==> ember: inputs <==
==> flow/design.v (excerpt) <==
module top(
    input logic clk,         
    input logic rst,         
    output logic RGB_R,      
    output logic RGB_G,      
    output logic RGB_B       
);
    localparam CLK_FREQ = 12_000_000;  
    localparam PWM_RESOLUTION = 8;   
    localparam PWM_MAX = (1 << PWM_RESOLUTION) - 1;   
    localparam PWM_CYCLES = 256;   
    localparam DEGREES_MAX = 360;
    localparam CYCLES_PER_DEGREE = CLK_FREQ / DEGREES_MAX;   
    typedef enum logic [1:0] {
        STATE_PWM_COUNT,
        STATE_DEGREE_COUNT,
        STATE_HSV_CALC,
        STATE_PWM_OUTPUT
    } state_t;
    logic [PWM_RESOLUTION-1:0] pwm_counter;
    logic [PWM_RESOLUTION-1:0] red_pwm_value, green_pwm_value, blue_pwm_value;
    logic [31:0] degree_counter;
    logic [8:0] current_degree;
    state_t current_state;
    state_t next_state;
    always_ff @(posedge clk) begin
        if (rst) current_state <= STATE_PWM_COUNT;
        else current_state <= next_state;
    end
    always_comb begin  
        case (current_state)
            STATE_PWM_COUNT: begin
                if (degree_counter == CYCLES_PER_DEGREE - 1) begin
                    next_state = STATE_DEGREE_COUNT;
                end else begin
                    next_state = STATE_PWM_COUNT;
                end
            end
            STATE_DEGREE_COUNT: begin
                next_state = STATE_HSV_CALC;
            end
            STATE_HSV_CALC: begin
                next_state = STATE_PWM_OUTPUT;
            end
            STATE_PWM_OUTPUT: begin
                next_state = STATE_PWM_COUNT;
            end
            default: begin
                next_state = STATE_PWM_COUNT;
            end
        endcase
    end
    always_ff @(posedge clk) begin
        if (rst) begin
            pwm_counter <= 0;
            degree_counter <= 0;
            current_degree <= 0;
            red_pwm_value <= 0;
            green_pwm_value <= 0;
            blue_pwm_value <= 0;
        end else
        case (current_state)
            STATE_PWM_COUNT: begin
                pwm_counter <= pwm_counter + 1;                
                if (degree_counter == CYCLES_PER_DEGREE - 1) begin
                    degree_counter <= 0;
                end else begin
                    degree_counter <= degree_counter + 1;
                end
            end
  ...
clock: 10.6 ns
lec_check: 0
cap_margin: 20
core_margin: 2
core_utilization: 72
cts_cluster_size: 80
hold_slack_margin: 0.29
place_density_lb_addon: 0.0
slew_margin: 30
run.sh (not shown) runs the stock make flow with config.mk's settings and CLKGATE_MAP_FILE=.
==> raven (differences from ember) <==
- CTS_CLUSTER_SIZE: 80 -> not set
- HOLD_SLACK_MARGIN: 0.29 -> not set
- SLEW_MARGIN: 30 -> 20
==> flow/constraint.sdc (replaced) <==
create_clock -name core_clock -period 11.0 [get_ports {clk}]
set_input_delay 2.2000 -clock core_clock [delete_from_list [all_inputs] [get_ports {clk}]]
set_output_delay 2.2000 -clock core_clock [all_outputs]
set_load 0.01 [all_outputs]
==> sierra (differences from ember) <==
- CORE_UTILIZATION: 72 -> 40
- CTS_CLUSTER_DIAMETER: not set -> 165
- CTS_CLUSTER_SIZE: 80 -> 91
- HOLD_SLACK_MARGIN: 0.29 -> not set
- PLACE_DENSITY_LB_ADDON: 0.0 -> not set
- SLEW_MARGIN: 30 -> 20
- TNS_END_PERCENT: not set -> 15
==> flow/constraint.sdc (replaced) <==
create_clock -name core_clock -period 14.0 [get_ports {clk}]
set_input_delay 2.8000 -clock core_clock [delete_from_list [all_inputs] [get_ports {clk}]]
set_output_delay 2.8000 -clock core_clock [all_outputs]
set_load 0.01 [all_outputs]
==> quartz (differences from ember) <==
- ABC_AREA: not set -> 1
- CTS_CLUSTER_DIAMETER: not set -> 97
- CTS_CLUSTER_SIZE: 80 -> 81
- PLACE_DENSITY_LB_ADDON: 0.0 -> 0.28
- SLEW_MARGIN: 30 -> 35
==> flow/constraint.sdc (replaced) <==
create_clock -name core_clock -period 10.4 [get_ports {clk}]
set_input_delay 2.0800 -clock core_clock [delete_from_list [all_inputs] [get_ports {clk}]]
set_output_delay 2.0800 -clock core_clock [all_outputs]
set_load 0.01 [all_outputs]
==> results <==
| quantity | sierra | raven | quartz | ember |
|---|---|---|---|---|
| Metal3 WL | 3100 um | 6430 um | 7260 um | - |
| Routed WL | 57300 um | 63800 um | 68500 um | - |
| Fillers | 4923 | 1530 | 1392 | - |
| Total combinational power | 0.0248 mW | 0.0320 mW | 0.0308 mW | - |
| FA/HA/MAJ Cells, Area Fraction | 0.379 | 0.379 | 0.381 | 0.379 |
| Clock buffer instance count of the final layout | 10 | 9 | 9 | - |
| Share of the final layout cell area in sequential cells | 0.0741 | 0.0672 | 0.0667 | - |
| Detailed-router iteration count before antenna repair | 5 | 7 | 10 | - |
| Endpoint arrival time on the critical path | 13.19 ns | 11.40 ns | 11.24 ns | - |
| Detailed-route vias per instance | 5.55 | 6.55 | 6.36 | - |
| Critical path required time | 14.23 ns | 11.24 ns | 10.68 ns | - |
| Highest net fanout along the worst path | 18 | 7 | 6 | - |
| Critical register-to-register path endpoint | blue_pwm_value[0]$_SDFFE_PP0P_ | blue_pwm_value[0]$_SDFFE_PP0P_ | green_pwm_value[0]$_SDFFE_PP0P_ | - |
| Run status | complete, no violations | failed layout checks | failed layout checks | did not finish |
| Failing step | - | - | - | global routing |
| Violated checks | - | setup timing | setup timing | - |
| Combinational share of cell area | 0.777 | 0.743 | 0.736 | - |
| Summed instance area of the synthesized netlist | 0.0197 mm^2 | 0.0197 mm^2 | 0.0196 mm^2 | 0.0197 mm^2 |

* * *

==> 03-25: inputs <==
top again, from the RTL that the note above started with.
Settings: LEC_CHECK=0, ABC_AREA=1, CAP_MARGIN=0, CELL_PAD_IN_SITES_DETAIL_PLACEMENT=0, CORE_ASPECT_RATIO=0.5, CORE_MARGIN=2, CORE_UTILIZATION=59, CTS_CLUSTER_DIAMETER=188, CTS_CLUSTER_SIZE=91, GPL_TIMING_DRIVEN=0, MAX_ROUTING_LAYER=met5, MIN_ROUTING_LAYER=met1, PLACE_DENSITY=0.35, SLEW_MARGIN=0, TNS_END_PERCENT=10; clock period 10.2 ns.
==> 01-24: changes against 03-25 <==
- ABC_AREA: 1 -> 0
- CAP_MARGIN: 0 -> 40
- CORE_ASPECT_RATIO: 0.5 -> 1.06
- CORE_UTILIZATION: 59 -> 72
- CTS_CLUSTER_DIAMETER: 188 -> unset
- CTS_CLUSTER_SIZE: 91 -> unset
- GPL_TIMING_DRIVEN: 0 -> unset
- SLEW_MARGIN: 0 -> 20
- TNS_END_PERCENT: 10 -> unset
==> flow/constraint.sdc (replaced) <==
create_clock -name core_clock -period 4.29 [get_ports {clk}]
set_input_delay 0.8580 -clock core_clock [delete_from_list [all_inputs] [get_ports {clk}]]
set_output_delay 0.8580 -clock core_clock [all_outputs]
set_load 0.01 [all_outputs]
==> 08-23: changes against 03-25 <==
- ABC_AREA: 1 -> 0
- CAP_MARGIN: 0 -> 40
- CORE_ASPECT_RATIO: 0.5 -> 1.06
- CORE_UTILIZATION: 59 -> 72
- CTS_CLUSTER_DIAMETER: 188 -> unset
- CTS_CLUSTER_SIZE: 91 -> unset
- GPL_TIMING_DRIVEN: 0 -> unset
- PLACE_DENSITY: 0.35 -> unset
- PLACE_DENSITY_LB_ADDON: unset -> 0.01
- SLEW_MARGIN: 0 -> 20
- TNS_END_PERCENT: 10 -> unset
==> flow/constraint.sdc (replaced) <==
create_clock -name core_clock -period 4.29 [get_ports {clk}]
set_input_delay 0.8580 -clock core_clock [delete_from_list [all_inputs] [get_ports {clk}]]
set_output_delay 0.8580 -clock core_clock [all_outputs]
set_load 0.01 [all_outputs]
==> 11-03: changes against 03-25 <==
- CAP_MARGIN: 0 -> 20
- CELL_PAD_IN_SITES_DETAIL_PLACEMENT: 0 -> unset
- CORE_ASPECT_RATIO: 0.5 -> unset
- CORE_UTILIZATION: 59 -> 57
- CTS_CLUSTER_DIAMETER: 188 -> unset
- CTS_CLUSTER_SIZE: 91 -> unset
- GPL_TIMING_DRIVEN: 0 -> unset
- MAX_ROUTING_LAYER: met5 -> unset
- MIN_ROUTING_LAYER: met1 -> unset
- PLACE_DENSITY: 0.35 -> unset
- SLEW_MARGIN: 0 -> 20
- TNS_END_PERCENT: 10 -> unset
==> flow/constraint.sdc (replaced) <==
create_clock -name core_clock -period 9.65 [get_ports {clk}]
set_input_delay 1.9300 -clock core_clock [delete_from_list [all_inputs] [get_ports {clk}]]
set_output_delay 1.9300 -clock core_clock [all_outputs]
set_load 0.01 [all_outputs]
==> qor summary <==
| quantity | 11-03 | 01-24 | 08-23 | 03-25 |
|---|---|---|---|---|
| Buffer cell driving the clock tree root | sky130_fd_sc_hd__clkbuf_16 | - | - | sky130_fd_sc_hd__clkbuf_16 |
| Post-Place Worst Slack | -0.998 ns | - | -6.93 ns | -1.86 ns |
| Max Cap Violations | 0 | - | - | 0 |
| Critical Path Sink Type | flip-flop | - | - | flip-flop |
| Distinct lib cells | 61 | 108 | 108 | 61 |
| XOR Share, Synth | 5.09% | 7.20% | 7.20% | 5.09% |
| Result of the run | failed layout checks | aborted with a tool error | aborted with a tool error | failed layout checks |
| Last stage reached | - | detailed placement | clock tree synthesis | - |
| Violated checks | negative setup slack | - | - | negative setup slack |
| Total number of vias | 19.6k | - | - | 17.9k |
| Placed insts | 3516 | - | 3326 | 3195 |
| Placed wire-length estimate after detailed placement | 50000 um | - | 65900 um | 45700 um |
| Worst-margin pin slew | 0.945 ns | - | - | 0.880 ns |
| Power in combinational cells | 0.0327 mW | - | - | 0.0318 mW |
| Clock transition at path regs | 0.07 ns | - | - | 0.08 ns |
| Count of flip-flops and latches | 77 | - | - | 77 |
| Congestion Overflow GR | 0 | - | - | 0 |
| Multi-In Gates | 1957 | - | - | 1957 |
| Reg-to-reg setup timing slack | -0.64 ns | - | - | -0.17 ns |
| Number of global-route vias before repair | 19.2k | - | - | 17.3k |
| Total internal power | 0.562 mW | - | - | 0.487 mW |
| Met2 routed WL | 29400 um | - | - | 23200 um |
| Worst path bufs/invs | 17 | - | - | 10 |
| First drt pass iteration count | 8 | - | - | 5 |
| Average vias per placed instance | 5.46 | - | - | 5.41 |
| Number of well-tap cells placed | 448 | - | - | 441 |
| Max FO, Critical Path | 7 | - | - | 5 |
| Comb gate area | 0.0175 mm2 | - | - | 0.0166 mm2 |

* * *

==> juniper <==
==> flow/design.v <==
module top(
    input logic clk,         
    input logic rst,         
    output logic RGB_R,      
    output logic RGB_G,      
    output logic RGB_B       
);
    localparam CLK_FREQ = 12_000_000;  
    localparam PWM_RESOLUTION = 8;   
    localparam PWM_MAX = (1 << PWM_RESOLUTION) - 1;   
    localparam PWM_CYCLES = 256;   
    localparam DEGREES_MAX = 360;
    localparam CYCLES_PER_DEGREE = CLK_FREQ / DEGREES_MAX;   
    typedef enum logic [1:0] {
        STATE_PWM_COUNT,
        STATE_DEGREE_COUNT,
        STATE_HSV_CALC,
        STATE_PWM_OUTPUT
    } state_t;
    logic [PWM_RESOLUTION-1:0] pwm_counter;
    logic [PWM_RESOLUTION-1:0] red_pwm_value, green_pwm_value, blue_pwm_value;
    logic [31:0] degree_counter;
    logic [8:0] current_degree;
    state_t current_state;
    state_t next_state;
    always_ff @(posedge clk) begin
        if (rst) current_state <= STATE_PWM_COUNT;
        else current_state <= next_state;
    end
    always_comb begin  
        case (current_state)
            STATE_PWM_COUNT: begin
                if (degree_counter == CYCLES_PER_DEGREE - 1) begin
                    next_state = STATE_DEGREE_COUNT;
                end else begin
                    next_state = STATE_PWM_COUNT;
                end
            end
            STATE_DEGREE_COUNT: begin
                next_state = STATE_HSV_CALC;
            end
            STATE_HSV_CALC: begin
                next_state = STATE_PWM_OUTPUT;
            end
            STATE_PWM_OUTPUT: begin
                next_state = STATE_PWM_COUNT;
            end
            default: begin
                next_state = STATE_PWM_COUNT;
            end
        endcase
    end
    always_ff @(posedge clk) begin
        if (rst) begin
            pwm_counter <= 0;
            degree_counter <= 0;
            current_degree <= 0;
            red_pwm_value <= 0;
            green_pwm_value <= 0;
            blue_pwm_value <= 0;
        end else
        case (current_state)
            STATE_PWM_COUNT: begin
                pwm_counter <= pwm_counter + 1;                
                if (degree_counter == CYCLES_PER_DEGREE - 1) begin
                    degree_counter <= 0;
                end else begin
                    degree_counter <= degree_counter + 1;
                end
            end
            STATE_DEGREE_COUNT: begin
                if (current_degree == DEGREES_MAX - 1) begin
                    current_degree <= 0;
                end else begin
                    current_degree <= current_degree + 1;
                end
            end
            STATE_HSV_CALC: begin
                if (current_degree < 60) begin
                    red_pwm_value <= PWM_MAX;
                end else if (current_degree < 120) begin
                    red_pwm_value <= PWM_MAX - ((current_degree - 60) * PWM_MAX / 60);
                end else if (current_degree < 240) begin
                    red_pwm_value <= 0;
                end else if (current_degree < 300) begin
                    red_pwm_value <= (current_degree - 240) * PWM_MAX / 60;
                end else begin
                    red_pwm_value <= PWM_MAX;
                end
                if (current_degree < 60) begin
                    green_pwm_value <= current_degree * PWM_MAX / 60;
                end else if (current_degree < 180) begin
                    green_pwm_value <= PWM_MAX;
                end else if (current_degree < 240) begin
                    green_pwm_value <= PWM_MAX - ((current_degree - 180) * PWM_MAX / 60);
                end else begin
                    green_pwm_value <= 0;
                end
                if (current_degree < 120) begin
                    blue_pwm_value <= 0;
                end else if (current_degree < 180) begin
                    blue_pwm_value <= (current_degree - 120) * PWM_MAX / 60;
                end else if (current_degree < 300) begin
                    blue_pwm_value <= PWM_MAX;
                end else begin
                    blue_pwm_value <= PWM_MAX - ((current_degree - 300) * PWM_MAX / 60);
                end
            end
            STATE_PWM_OUTPUT: begin
            end
        endcase
    end
    assign RGB_R = (pwm_counter > red_pwm_value) ? 1'b1 : 1'b0;
    assign RGB_G = (pwm_counter > green_pwm_value) ? 1'b1 : 1'b0;
    assign RGB_B = (pwm_counter > blue_pwm_value) ? 1'b1 : 1'b0;
endmodule
==> flow/run.sh <==
#!/bin/bash
# the make line also repeats each setting of config.mk as NAME=value (left out here)
make -C /OpenROAD-flow-scripts/flow DESIGN_CONFIG=/design/flow/config.mk WORK_HOME=/design/flow/orfs CLKGATE_MAP_FILE= finish
==> flow/config.mk <==
export PLATFORM = sky130hd
export DESIGN_NAME = top
export DESIGN_NICKNAME = top
export VERILOG_FILES = /design/flow/design.v
export SDC_FILE = /design/flow/constraint.sdc
export NUM_CORES = 4
export LEC_CHECK = 0
export ABC_AREA = 1
export CAP_MARGIN = 20
export CELL_PAD_IN_SITES_GLOBAL_PLACEMENT = 3
export CORE_MARGIN = 5
export CORE_UTILIZATION = 28
export CTS_CLUSTER_SIZE = 53
export GPL_ROUTABILITY_DRIVEN = 0
export MIN_ROUTING_LAYER = met2
export PLACE_DENSITY = 0.66
export SETUP_SLACK_MARGIN = -1.19
export SLEW_MARGIN = 20
export TNS_END_PERCENT = 95
==> flow/constraint.sdc <==
create_clock -name core_clock -period 12.9 [get_ports {clk}]
set_input_delay 2.5800 -clock core_clock [delete_from_list [all_inputs] [get_ports {clk}]]
set_output_delay 2.5800 -clock core_clock [all_outputs]
set_load 0.01 [all_outputs]
==> xenon: changes against juniper <==
==> flow/config.mk (replaced) <==
export PLATFORM = sky130hd
export DESIGN_NAME = top
export DESIGN_NICKNAME = top
export VERILOG_FILES = /design/flow/design.v
export SDC_FILE = /design/flow/constraint.sdc
export NUM_CORES = 4
export LEC_CHECK = 0
export CAP_MARGIN = 20
export CORE_MARGIN = 2
export CORE_UTILIZATION = 72
export CTS_CLUSTER_DIAMETER = 363
export PLACE_DENSITY_LB_ADDON = 0.0
export SLEW_MARGIN = 20
export TNS_END_PERCENT = 5
==> flow/constraint.sdc (replaced) <==
create_clock -name core_clock -period 10.8 [get_ports {clk}]
set_input_delay 2.1600 -clock core_clock [delete_from_list [all_inputs] [get_ports {clk}]]
set_output_delay 2.1600 -clock core_clock [all_outputs]
set_load 0.01 [all_outputs]
==> garnet: changes against juniper <==
==> flow/config.mk (replaced) <==
export PLATFORM = sky130hd
export DESIGN_NAME = top
export DESIGN_NICKNAME = top
export VERILOG_FILES = /design/flow/design.v
export SDC_FILE = /design/flow/constraint.sdc
export NUM_CORES = 4
export LEC_CHECK = 0
export CAP_MARGIN = 20
export CORE_MARGIN = 2
export CORE_UTILIZATION = 65
export PLACE_DENSITY = 0.35
export SLEW_MARGIN = 20
==> flow/constraint.sdc (replaced) <==
create_clock -name core_clock -period 5.07 [get_ports {clk}]
set_input_delay 1.0140 -clock core_clock [delete_from_list [all_inputs] [get_ports {clk}]]
set_output_delay 1.0140 -clock core_clock [all_outputs]
set_load 0.01 [all_outputs]
==> impl_metrics.yaml <==
# flow metrics
outcome:
  outcome: "no timing/DRC/antenna violations"
critical_path:
  critPathBufInv: 8
  crit_family: "simple AND/OR/NAND/NOR gates"
sta:
  setup_tns_ns: 0
  worst_slack_ns: 0.5538
flow_run:
  openroad.warnings: 60
finish:
  nNetsFinal: 3205
Source of the figures above: juniper

==> impl_metrics.yaml <==
# flow metrics
outcome:
  outcome: "complete, but fails checks"
  failed_checks: "negative setup slack"
sta:
  worst_slack_ns: -0.2902
  finalSetupViolations: 8
finish:
  nNetsFinal: 3121
flow_run:
  openroad.warnings: 61
Source of the figures above: xenon

==> impl_metrics.yaml <==
# flow metrics
synthesis:
  ys_seq_share_pct: 7.824
  ys_sh_simple_pct: 14.08
  async_flop_share_pct: 0
  top_logic_kind: "adder cells"
placement:
  place_ws_ns: -6.149
  dp_cells: 3403
outcome:
  outcome: "aborted with a tool error"
  firstError: "[ERROR GRT-0232] Routing congestion too high. Check the congestion heatmap in the GUI."
  stop_stage: "global routing"
clock_tree:
  ctsResizeCount: 107
  cts-root-buf: "clkbuf_16"
floorplan:
  fp_util_pct: 66.30
Source of the figures above: garnet

Power figures rest on the tool's default switching activity, not on a simulated workload.
